## zinc
Design arctan, start of the top module:
module arctan #
	(
		parameter integer C_S00_AXIS_TDATA_WIDTH	= 32,
		parameter integer C_M00_AXIS_TDATA_WIDTH	= 32,
    parameter integer ITERATIONS = 16
	)
	(
		input wire  s00_axis_aclk, s00_axis_aresetn,
		input wire  s00_axis_tlast, s00_axis_tvalid,
		input wire [C_S00_AXIS_TDATA_WIDTH-1 : 0] s00_axis_tdata,
		input wire [(C_S00_AXIS_TDATA_WIDTH/8)-1: 0] s00_axis_tstrb,
		output logic  s00_axis_tready,
		input wire  m00_axis_aclk, m00_axis_aresetn,
		input wire  m00_axis_tready,
		output logic  m00_axis_tvalid, m00_axis_tlast,
		output logic [C_M00_AXIS_TDATA_WIDTH-1 : 0] m00_axis_tdata,
		output logic [(C_M00_AXIS_TDATA_WIDTH/8)-1: 0] m00_axis_tstrb
	);
make LEC_CHECK=0 ABC_AREA=1 CAP_MARGIN=0 CORE_MARGIN=2 CORE_UTILIZATION=72 CTS_CLUSTER_DIAMETER=381 CTS_CLUSTER_SIZE=72 MAX_ROUTING_LAYER=met4 PLACE_DENSITY=0.64 SETUP_SLACK_MARGIN=0.27 SLEW_MARGIN=20 finish   # period 2.62 ns
run.sh (not shown) runs the stock make flow with config.mk's settings and CLKGATE_MAP_FILE=.
No final results exist for zinc, since it was stopped by error GRT-0232 during global routing (5_1_grt).
--- input diff zinc..garnet ---
==> flow/config.mk <==
export PLATFORM = sky130hd
export DESIGN_NAME = arctan
export DESIGN_NICKNAME = arctan
export VERILOG_FILES = /design/flow/design.v
export SDC_FILE = /design/flow/constraint.sdc
export NUM_CORES = 4
export LEC_CHECK = 0
export CAP_MARGIN = 20
export CORE_MARGIN = 2
export CORE_UTILIZATION = 37
export SLEW_MARGIN = 20
==> flow/constraint.sdc <==
create_clock -name core_clock -period 4.47 [get_ports {s00_axis_aclk}]
set_input_delay 0.8940 -clock core_clock [delete_from_list [all_inputs] [get_ports {s00_axis_aclk}]]
set_output_delay 0.8940 -clock core_clock [all_outputs]
set_load 0.01 [all_outputs]
[summary]
- garnet completed end to end with timing, DRC and antenna clean.
- Higher number of buffers created by CTS was reported by garnet, not zinc.
- garnet vs. zinc: setup slack after placement rose 0.56 ns; placed wire-length estimate now smaller; number of distinct standard cells referenced by the synthesized netlist increased by 66% relative to the old numbers; cell total in the yosys stat output went down 34%.
- | die area | higher: garnet |
Changes in willow relative to garnet:
diff --git a/flow/config.mk b/flow/config.mk
--- a/flow/config.mk
+++ b/flow/config.mk
@@ -8,4 +8,5 @@
 export CAP_MARGIN = 20
 export CORE_MARGIN = 2
-export CORE_UTILIZATION = 37
+export CORE_UTILIZATION = 66
+export SETUP_SLACK_MARGIN = 0.7
 export SLEW_MARGIN = 20
==> flow/constraint.sdc <==
create_clock -name core_clock -period 4.12 [get_ports {s00_axis_aclk}]
set_input_delay 0.8240 -clock core_clock [delete_from_list [all_inputs] [get_ports {s00_axis_aclk}]]
set_output_delay 0.8240 -clock core_clock [all_outputs]
set_load 0.01 [all_outputs]
### Flow results
Side by side, count of buffers added by post-CTS timing repair for setup turned out higher in willow than in garnet. Compared with garnet, willow shows routed wire length that has gone down by a few percent. Relative to garnet, data arrival time at the worst-slack endpoint has decreased by 0.55 ns in willow. All-layer global routing usage | willow above garnet. Compared with garnet, in willow maximum frequency saw an increase; hold slack held steady; final clock period utilization by the worst path went down; cell count dropped 8.2%; average via count per standard cell has increased. The run showing the greater core utilization is willow. Compared to garnet, willow has setup slack 0.19 ns higher.
The inputs of tundra differ from those of willow as listed below.
diff --git a/flow/config.mk b/flow/config.mk
--- a/flow/config.mk
+++ b/flow/config.mk
@@ -6,7 +6,8 @@
 export NUM_CORES = 4
 export LEC_CHECK = 0
+export ABC_AREA = 1
 export CAP_MARGIN = 20
 export CORE_MARGIN = 2
-export CORE_UTILIZATION = 66
-export SETUP_SLACK_MARGIN = 0.7
+export CORE_UTILIZATION = 72
+export SETUP_SLACK_MARGIN = 0.91
 export SLEW_MARGIN = 20
==> flow/constraint.sdc <==
create_clock -name core_clock -period 3.08 [get_ports {s00_axis_aclk}]
set_input_delay 0.6160 -clock core_clock [delete_from_list [all_inputs] [get_ports {s00_axis_aclk}]]
set_output_delay 0.6160 -clock core_clock [all_outputs]
set_load 0.01 [all_outputs]
As the logs show, tundra stopped at global routing (5_1_grt) after a tool error, so it never reached the end of the flow. Between tundra and willow, the sequential fraction of the synthesis area is higher for willow. tundra vs willow on area reported by Yosys stat: tundra is the higher one. Sort tundra and willow by estimated wirelength of the detail-placed design, descending, and tundra comes first. Cmp tundra and willow / synthesized area / lower: willow. Re number of unique standard cell types used by synthesis: tundra and willow aren't equal, and the higher value belongs to willow. In the tables for tundra and willow, post-synthesis instance total reads lower with willow.
What harbor does differently from tundra at the input level:
diff --git a/flow/config.mk b/flow/config.mk
--- a/flow/config.mk
+++ b/flow/config.mk
@@ -6,8 +6,9 @@
 export NUM_CORES = 4
 export LEC_CHECK = 0
-export ABC_AREA = 1
 export CAP_MARGIN = 20
 export CORE_MARGIN = 2
 export CORE_UTILIZATION = 72
-export SETUP_SLACK_MARGIN = 0.91
+export CTS_CLUSTER_SIZE = 14
+export PLACE_DENSITY = 0.95
+export SETUP_SLACK_MARGIN = 0.7
 export SLEW_MARGIN = 20
==> flow/constraint.sdc <==
create_clock -name core_clock -period 4.12 [get_ports {s00_axis_aclk}]
set_input_delay 0.8240 -clock core_clock [delete_from_list [all_inputs] [get_ports {s00_axis_aclk}]]
set_output_delay 0.8240 -clock core_clock [all_outputs]
set_load 0.01 [all_outputs]
### Flow results
Relative to tundra, the fraction of the mapped netlist area in compound gates of harbor is higher by 5.3 points.
Between tundra and harbor, the flow reports yosys cell count decreasing by more than a quarter.
harbor | stages: all done | timing, DRC, antenna: all pass
Lower detailed-placement wirelength estimate was reported by harbor, not tundra.
Height of the die in harbor is about 8% lower than in tundra
In harbor relative to tundra, instance area after placement had gone down by more than 10%.
harbor vs. tundra: CTS buffer count moved down, full die area decreased by 16% relative to the old numbers.
diff inputs: harbor => onyx
diff --git a/flow/config.mk b/flow/config.mk
--- a/flow/config.mk
+++ b/flow/config.mk
@@ -6,9 +6,9 @@
 export NUM_CORES = 4
 export LEC_CHECK = 0
+export ABC_AREA = 0
 export CAP_MARGIN = 20
 export CORE_MARGIN = 2
 export CORE_UTILIZATION = 72
-export CTS_CLUSTER_SIZE = 14
-export PLACE_DENSITY = 0.95
-export SETUP_SLACK_MARGIN = 0.7
+export CTS_CLUSTER_DIAMETER = 336
+export CTS_CLUSTER_SIZE = 98
 export SLEW_MARGIN = 20
==> flow/constraint.sdc <==
create_clock -name core_clock -period 2.49 [get_ports {s00_axis_aclk}]
set_input_delay 0.4980 -clock core_clock [delete_from_list [all_inputs] [get_ports {s00_axis_aclk}]]
set_output_delay 0.4980 -clock core_clock [all_outputs]
set_load 0.01 [all_outputs]
Compared with harbor, in onyx final weighted congestion of routability-driven global placement now larger, number of placed cells counting well taps now larger, half-perimeter wire length of the detailed placement result now larger, width of the die comparable, top-level I/O count comparable. onyx never completed; the flow aborted with a tool error in clock tree synthesis (4_1_cts). Going from harbor to onyx, area after detailed placement +22%; worst slack at placement shrank by 1.35 ns.


arctan again, from the RTL that the note above started with.
clock: 4.83 ns
lec_check: 0
abc_area: 1
cap_margin: 0
cell_pad_in_sites_global_placement: 1
core_margin: 2
core_utilization: 47
cts_cluster_diameter: 363
cts_cluster_size: 61
gpl_timing_driven: 0
max_routing_layer: met4
min_routing_layer: met2
place_density: 0.56
slew_margin: 20
tns_end_percent: 65
The starting point ended with an error in global routing.
Edit:
- CAP_MARGIN: 0 -> 20
- CELL_PAD_IN_SITES_GLOBAL_PLACEMENT: 1 -> unset
- CORE_UTILIZATION: 47 -> 69
- CTS_CLUSTER_DIAMETER: 363 -> unset
- CTS_CLUSTER_SIZE: 61 -> unset
- GPL_TIMING_DRIVEN: 0 -> unset
- MAX_ROUTING_LAYER: met4 -> unset
- MIN_ROUTING_LAYER: met2 -> unset
- PLACE_DENSITY: 0.56 -> unset
- TNS_END_PERCENT: 65 -> 5
- clock period: 4.83 -> 2.74 ns (I/O delays scaled with it)
Effect: Now the flow ran to the end with violations: setup timing; die size fell by 32%; area after synthesis stays the same; synthesized cell count does not change.
Edit:
- ABC_AREA: 1 -> unset
- CORE_UTILIZATION: 69 -> 40
- TNS_END_PERCENT: 5 -> unset
- clock period: 2.74 -> 5.0 ns (I/O delays scaled with it)
What happened:
- With this change the flow went through all stages and came out clean
- clock skew climbs by 11 ps
- cell area decreases by 20%
- combinational power decreases by about 60%
- via count falls by 32%
- sequential power drops by about 45%
- non-clock buffer count came out lower by 425
- worst hold slack improves by 100 ps
- fmax shrinks by about 34%
- power goes down by 48%
Edit:
- ABC_AREA: unset -> 1
- CORE_ASPECT_RATIO: unset -> 1.09
- CTS_CLUSTER_DIAMETER: unset -> 224
Worst setup slack gets better by 790 ps.
Sequential share of layout area shrinks by 4.0 points.
Cell count grows by 48%.
Edit:
- ABC_AREA: 1 -> unset
- CORE_ASPECT_RATIO: 1.09 -> unset
- CORE_UTILIZATION: 40 -> 72
- CTS_CLUSTER_DIAMETER: 224 -> unset
- PLACE_DENSITY: unset -> 0.64
- SETUP_SLACK_MARGIN: unset -> 0.7
- clock period: 5.0 -> 3.82 ns (I/O delays scaled with it)
What happened: Now the flow aborted during global routing, error ODB-0269; die area drops by about 50%; synthesized cell count drops by 34%; area after synthesis drops by 16%.
Edit:
- CORE_UTILIZATION: 72 -> 27
- PLACE_DENSITY: 0.64 -> unset
- SETUP_SLACK_MARGIN: 0.7 -> unset
- clock period: 3.82 -> 5.15 ns (I/O delays scaled with it)
This time the run ran to the end with no violations. Area after synthesis does not change. Die size went up to 2.6 times its value. Synthesized cell count stays the same.


arctan again, from the RTL that the note above started with.
Design arctan, start of the top module:
module arctan #
	(
		parameter integer C_S00_AXIS_TDATA_WIDTH	= 32,
		parameter integer C_M00_AXIS_TDATA_WIDTH	= 32,
    parameter integer ITERATIONS = 16
	)
	(
		input wire  s00_axis_aclk, s00_axis_aresetn,
		input wire  s00_axis_tlast, s00_axis_tvalid,
		input wire [C_S00_AXIS_TDATA_WIDTH-1 : 0] s00_axis_tdata,
		input wire [(C_S00_AXIS_TDATA_WIDTH/8)-1: 0] s00_axis_tstrb,
		output logic  s00_axis_tready,
		input wire  m00_axis_aclk, m00_axis_aresetn,
		input wire  m00_axis_tready,
		output logic  m00_axis_tvalid, m00_axis_tlast,
		output logic [C_M00_AXIS_TDATA_WIDTH-1 : 0] m00_axis_tdata,
		output logic [(C_M00_AXIS_TDATA_WIDTH/8)-1: 0] m00_axis_tstrb
	);
export LEC_CHECK = 0
export ABC_AREA = 1
export CAP_MARGIN = 20
export CORE_MARGIN = 2
export CORE_UTILIZATION = 70
export SETUP_SLACK_MARGIN = 0.27
export SLEW_MARGIN = 20
create_clock -name core_clock -period 2.71 [get_ports {s00_axis_aclk}]
The starting point never finished: it broke off in global routing (5_1_grt) with GRT-0232.
Then changed:
--- a/flow/config.mk
+++ b/flow/config.mk
@@ -6,8 +6,6 @@
 export NUM_CORES = 4
 export LEC_CHECK = 0
-export ABC_AREA = 1
 export CAP_MARGIN = 20
 export CORE_MARGIN = 2
-export CORE_UTILIZATION = 70
-export SETUP_SLACK_MARGIN = 0.27
+export CORE_UTILIZATION = 40
 export SLEW_MARGIN = 20
==> flow/constraint.sdc (replaced) <==
create_clock -name core_clock -period 4.47 [get_ports {s00_axis_aclk}]
set_input_delay 0.8940 -clock core_clock [delete_from_list [all_inputs] [get_ports {s00_axis_aclk}]]
set_output_delay 0.8940 -clock core_clock [all_outputs]
set_load 0.01 [all_outputs]
Effect: With this change the flow went through all stages and came out clean. Area after synthesis fell by 16%. Synthesized cell count drops by 34%. Die size came out higher by 46%.


arctan again, from the RTL that the note above started with.
export LEC_CHECK = 0
export ABC_AREA = 1
export CAP_MARGIN = 0
export CORE_MARGIN = 2
export CORE_UTILIZATION = 72
export CTS_CLUSTER_DIAMETER = 381
export CTS_CLUSTER_SIZE = 72
export PLACE_DENSITY = 0.64
export SETUP_SLACK_MARGIN = 0.27
export SLEW_MARGIN = 20
create_clock -name core_clock -period 2.62 [get_ports {s00_axis_aclk}]
The first run aborted during global routing (5_1_grt), error GRT-0232.
Rerun with:
- ABC_AREA: 1 -> default
- CAP_MARGIN: 0 -> 20
- CTS_CLUSTER_DIAMETER: 381 -> default
- CTS_CLUSTER_SIZE: 72 -> default
- PLACE_DENSITY: 0.64 -> default
- SETUP_SLACK_MARGIN: 0.27 -> -0.21
- clock period: 2.62 -> 3.08 ns (I/O delays scaled with it)
=> The new run finished but failed the layout checks on negative setup slack; synthesized cell count went down by 34%; die area decreases by 16%; synthesized area came out lower by 16%.


Starting RTL as in the previous note.
make LEC_CHECK=0 ABC_AREA=0 CAP_MARGIN=20 CELL_PAD_IN_SITES_GLOBAL_PLACEMENT=0 CORE_MARGIN=2 CORE_UTILIZATION=72 CTS_CLUSTER_DIAMETER=357 CTS_CLUSTER_SIZE=45 MAX_ROUTING_LAYER=met4 MIN_ROUTING_LAYER=met1 PLACE_DENSITY=0.67 SETUP_SLACK_MARGIN=0.6 SLEW_MARGIN=20 finish   # period 2.38 ns
The baseline did not get past clock tree synthesis (4_1_cts).
==> next run, changes <==
- CELL_PAD_IN_SITES_GLOBAL_PLACEMENT: 0 -> 2
- CORE_UTILIZATION: 72 -> 57
- CTS_CLUSTER_DIAMETER: 357 -> 32
- CTS_CLUSTER_SIZE: 45 -> 30
- PLACE_DENSITY: 0.67 -> 0.56
- SETUP_SLACK_MARGIN: 0.6 -> 0.08
Result: The new run ended with an error in global placement without I/O (3_1_place_gp_skip_io) (GPL-0301). Synthesized cell count stays the same. Area after synthesis does not change. Die area goes up by a quarter to a third.
==> next run, changes <==
- CELL_PAD_IN_SITES_GLOBAL_PLACEMENT: 2 -> 0
- CORE_UTILIZATION: 57 -> 70
- CTS_CLUSTER_DIAMETER: 32 -> 356
- PLACE_DENSITY: 0.56 -> default
- SETUP_SLACK_MARGIN: 0.08 -> 0.81
- clock period: 2.38 -> 3.06 ns (I/O delays scaled with it)
Effect:
- The new run aborted during global routing (5_1_grt) (GRT-0232)
- area after synthesis does not change
- die area came out lower by 18%
- synthesized cell count is unchanged


Starting RTL as in the previous note.
==> flow/config.mk <==
export PLATFORM = sky130hd
export DESIGN_NAME = arctan
export DESIGN_NICKNAME = arctan
export VERILOG_FILES = /design/flow/design.v
export SDC_FILE = /design/flow/constraint.sdc
export NUM_CORES = 4
export LEC_CHECK = 0
export ABC_AREA = 1
export CAP_MARGIN = 20
export CELL_PAD_IN_SITES_GLOBAL_PLACEMENT = 0
export CORE_MARGIN = 2
export CORE_UTILIZATION = 72
export CTS_CLUSTER_DIAMETER = 32
export CTS_CLUSTER_SIZE = 30
export MAX_ROUTING_LAYER = met4
export MIN_ROUTING_LAYER = met1
export PLACE_DENSITY = 0.65
export SLEW_MARGIN = 20
==> flow/constraint.sdc <==
create_clock -name core_clock -period 2.96 [get_ports {s00_axis_aclk}]
set_input_delay 0.5920 -clock core_clock [delete_from_list [all_inputs] [get_ports {s00_axis_aclk}]]
set_output_delay 0.5920 -clock core_clock [all_outputs]
set_load 0.01 [all_outputs]
The starting point ran to the end with violations: setup timing.
Then changed:
- ABC_AREA: 1 -> not set
- CELL_PAD_IN_SITES_GLOBAL_PLACEMENT: 0 -> not set
- CTS_CLUSTER_DIAMETER: 32 -> not set
- CTS_CLUSTER_SIZE: 30 -> not set
- MAX_ROUTING_LAYER: met4 -> not set
- MIN_ROUTING_LAYER: met1 -> not set
- PLACE_DENSITY: 0.65 -> 0.64
- SETUP_SLACK_MARGIN: not set -> 0.73
- clock period: 2.96 -> 3.67 ns (I/O delays scaled with it)
Effect: The changed run ran to the end with violations: setup timing; design area shrinks by 13%; worst hold slack improves by 0.20 ns; first-iteration DRC count is higher by 4.2%; via count came out lower by 19%; fmax shrinks by 38%; wire length fell by 4.5%.
Then changed:
- CORE_UTILIZATION: 72 -> 70
- PLACE_DENSITY: 0.64 -> not set
- SETUP_SLACK_MARGIN: 0.73 -> -0.29
- clock period: 3.67 -> 2.83 ns (I/O delays scaled with it)
Effect:
- The new run stopped in 5_1_grt
- die size came out higher by a few percent
- synthesized area is unchanged
- synthesized cell count is unchanged
Then changed:
- CORE_UTILIZATION: 70 -> 69
Outcome: The changed run died in 5_1_grt, error GRT-0232; synthesized area does not change; die size rises slightly; synthesized cell count stays the same.
No activity file was given, so power comes from the tool's default toggle rates.
